== run 1 ==
// arc4
module arc4(input logic clk, input logic rst_n,
            input logic en, output logic rdy,
            input logic [23:0] key,
            output logic [7:0] ct_addr, input logic [7:0] ct_rddata,
            output logic [7:0] pt_addr, input logic [7:0] pt_rddata, output logic [7:0] pt_wrdata, output logic pt_wren);
    logic[7:0] ADDR,WRDATA,Q,ksaADDR,ksaWRDATA,initADDR,initWRDATA,
    prgaADDR,prgaWRDATA;
    logic WREN,ksaWREN,initWREN,initEN,ksaEN,ksaRDY,initRDY,
    prgaEN,prgaRDY,prgaWREN;
    logic high,startflag,initflag,ksaflag,prgaflag;
    enum {WAIT,EXEC,DONE} state;
    always_ff @(posedge clk)begin
        if(rst_n == 0) begin
            state <= WAIT;
            high <= 0; startflag <= 0; initflag <= 0; ksaflag <= 0; prgaflag <= 0;
            initEN <= 0; ksaEN <= 0; prgaEN <= 0;
        end
        else unique case(state)
            WAIT:begin
                if(en) high <= 1;
                if(!en&& high)begin 
                    high <= 0;
                    state <= EXEC;
                    startflag<=1;
                end
            end
            EXEC:begin
                if(startflag) begin 
                    initEN <= 1;
                    startflag <=0;
                end                   
                else initEN <= 0;
                if(!initRDY) initflag <= 1;
                if(initflag && initRDY) begin 
                    initflag <= 0;
                    ksaEN <=1;
                end
                else ksaEN <= 0;
                if(!ksaRDY) ksaflag <= 1;
                if(ksaflag && ksaRDY) begin 
                    ksaflag <= 0;
                    prgaEN <=1;
                end
                else prgaEN <= 0;
                if(!prgaRDY) prgaflag <= 1;
                if(prgaflag && prgaRDY) begin 
                    prgaflag <= 0;
                    state <= WAIT;
                end
                else state <= EXEC;
            end
        endcase 
    end
    always_comb begin
        case(state)
            WAIT: rdy = 1;
            EXEC: rdy = 0;
            default: rdy = 1;
        endcase
    end
    assign WREN = (initRDY & ksaRDY) ? prgaWREN:(initRDY ? ksaWREN : initWREN);
  ...
For scale: about 14,000 cells after synthesis, roughly 69 I/O pins, about 170,000 um2 of cells after synthesis.
Settings: LEC_CHECK=0, ABC_AREA=1, CAP_MARGIN=20, CELL_PAD_IN_SITES_DETAIL_PLACEMENT=1, CELL_PAD_IN_SITES_GLOBAL_PLACEMENT=3, CORE_ASPECT_RATIO=0.67, CORE_MARGIN=4, CORE_UTILIZATION=15, CTS_CLUSTER_DIAMETER=370, GPL_ROUTABILITY_DRIVEN=1, GPL_TIMING_DRIVEN=0, HOLD_SLACK_MARGIN=0.08, MAX_ROUTING_LAYER=met5, MIN_ROUTING_LAYER=met1, PLACE_DENSITY_LB_ADDON=0.25, SLEW_MARGIN=20, TNS_END_PERCENT=40; clock period 7.63 ns.
run.sh (not shown) runs the stock make flow with config.mk's settings and CLKGATE_MAP_FILE=.
To summarise run 1: no stage aborted, but the layout did not pass its checks, failing on negative setup slack.
Relative to run 1, the following input files were edited for run 2:
Settings: GPL_TIMING_DRIVEN no longer set, was 0; TNS_END_PERCENT no longer set, was 40; CORE_ASPECT_RATIO no longer set, was 0.67; GPL_ROUTABILITY_DRIVEN no longer set, was 1; MAX_ROUTING_LAYER no longer set, was met5; MIN_ROUTING_LAYER no longer set, was met1; PLACE_DENSITY now 0.5, previously not set; CORE_UTILIZATION now 30, was 15; CTS_CLUSTER_DIAMETER no longer set, was 370; ABC_AREA no longer set, was 1; PLACE_DENSITY_LB_ADDON no longer set, was 0.25; HOLD_SLACK_MARGIN no longer set, was 0.08; CELL_PAD_IN_SITES_DETAIL_PLACEMENT no longer set, was 1; CORE_MARGIN now 2, was 4; CELL_PAD_IN_SITES_GLOBAL_PLACEMENT no longer set, was 3; the clock period (ns, I/O delays scaled along) now 10.8, was 7.63.
==> results <==
- Run 1 and run 2: one clean run, run 2; the rest did not finish clean.
- Completing all stages was not enough for run 1: its layout failed the final checks because of negative setup slack.
- Flop share of the area was higher in run 2 than in run 1.
- From run 1 to run 2 the numbers moved as follows: sum of internal, switching and leakage power fell by 41%; utilization rose by 14 points; area added between synthesis and finish fell by 25 points; combinational cell area excluding buffers and inverters fell by 13%.
- Share of the cycle needed by the critical path after routing delta for run 2 relative to run 1: 15 points lower
- On worst setup slack before clock tree synthesis: between run 1 and run 2, it ends up higher for run 2.
- Looking at die area across both flows, run 2 is the stronger of the two, with run 1 trailing.
- Data arrival time at the worst-slack endpoint (run 2 over run 1): increase, 1780 ps
- Final wirelength for run 2: about 70% down relative to run 1
- Worst setup slack: run 2 > run 1
For run 3, these inputs were changed with respect to run 2:
Settings: removing PLACE_DENSITY (formerly 0.5); setting PLACE_DENSITY_LB_ADDON to 0.26 for the first time; setting MIN_ROUTING_LAYER to met2 for the first time; setting GPL_TIMING_DRIVEN to 1 for the first time; setting CELL_PAD_IN_SITES_DETAIL_PLACEMENT to 0 for the first time; setting MAX_ROUTING_LAYER to met4 for the first time; changing CORE_UTILIZATION from 30 to 41; setting CTS_CLUSTER_DIAMETER to 393 for the first time; changing the clock period (ns, I/O delays scaled along) from 10.8 to 14.9.
[summary]
[compare] base=run 2 new=run 3: power share of the sequential group now sits higher; weighted congestion reported at the end of routability-driven placement went up; share of the clock period used by the worst path after layout decreased by 12 points relative to the old numbers; worst setup slack went up by 2090 ps.


Starting RTL as in the previous note.
Settings: LEC_CHECK=0, CAP_MARGIN=20, CORE_MARGIN=2, CORE_UTILIZATION=72, CTS_CLUSTER_SIZE=72, PLACE_DENSITY_LB_ADDON=0.0, SLEW_MARGIN=20; clock period 8.71 ns.
The starting point ran to the end with no violations.
Change:
CAP_MARGIN = 35   (was 20)
CELL_PAD_IN_SITES_DETAIL_PLACEMENT = 0   (was default)
CELL_PAD_IN_SITES_GLOBAL_PLACEMENT = 1   (was default)
CORE_ASPECT_RATIO = 0.67   (was default)
CORE_UTILIZATION = 63   (was 72)
CTS_CLUSTER_DIAMETER = 370   (was default)
CTS_CLUSTER_SIZE = default   (was 72)
GPL_ROUTABILITY_DRIVEN = 1   (was default)
MAX_ROUTING_LAYER = met5   (was default)
MIN_ROUTING_LAYER = met1   (was default)
PLACE_DENSITY_LB_ADDON = default   (was 0.0)
clock period = 4.78 ns   (was 8.71 ns; I/O delays follow)
After rerunning:
- Now the flow completed and failed the layout checks on setup timing
- power went up by about 80%
- setup slack gets worse by 3.5 ns
- via count went down by 0.47%
- critical path depth does not change
- routed wire length went down by about 2.6%
Change:
CAP_MARGIN = 20   (was 35)
CELL_PAD_IN_SITES_DETAIL_PLACEMENT = default   (was 0)
CELL_PAD_IN_SITES_GLOBAL_PLACEMENT = default   (was 1)
CORE_ASPECT_RATIO = default   (was 0.67)
CORE_UTILIZATION = 72   (was 63)
CTS_CLUSTER_DIAMETER = 369   (was 370)
CTS_CLUSTER_SIZE = 22   (was default)
GPL_ROUTABILITY_DRIVEN = default   (was 1)
MAX_ROUTING_LAYER = default   (was met5)
MIN_ROUTING_LAYER = default   (was met1)
PLACE_DENSITY_LB_ADDON = 0.0   (was default)
SETUP_SLACK_MARGIN = 1.72   (was default)
TNS_END_PERCENT = 30   (was default)
clock period = 6.06 ns   (was 4.78 ns; I/O delays follow)
Result: The new run reached the layout checks and failed them: setup timing; clock skew goes down by 0.0049 ns; design area goes down slightly; non-clock buffer count goes down by 149; worst setup slack improved by 1.1 ns; via count goes up by a few percent.
Power and IR drop assume default switching activity.
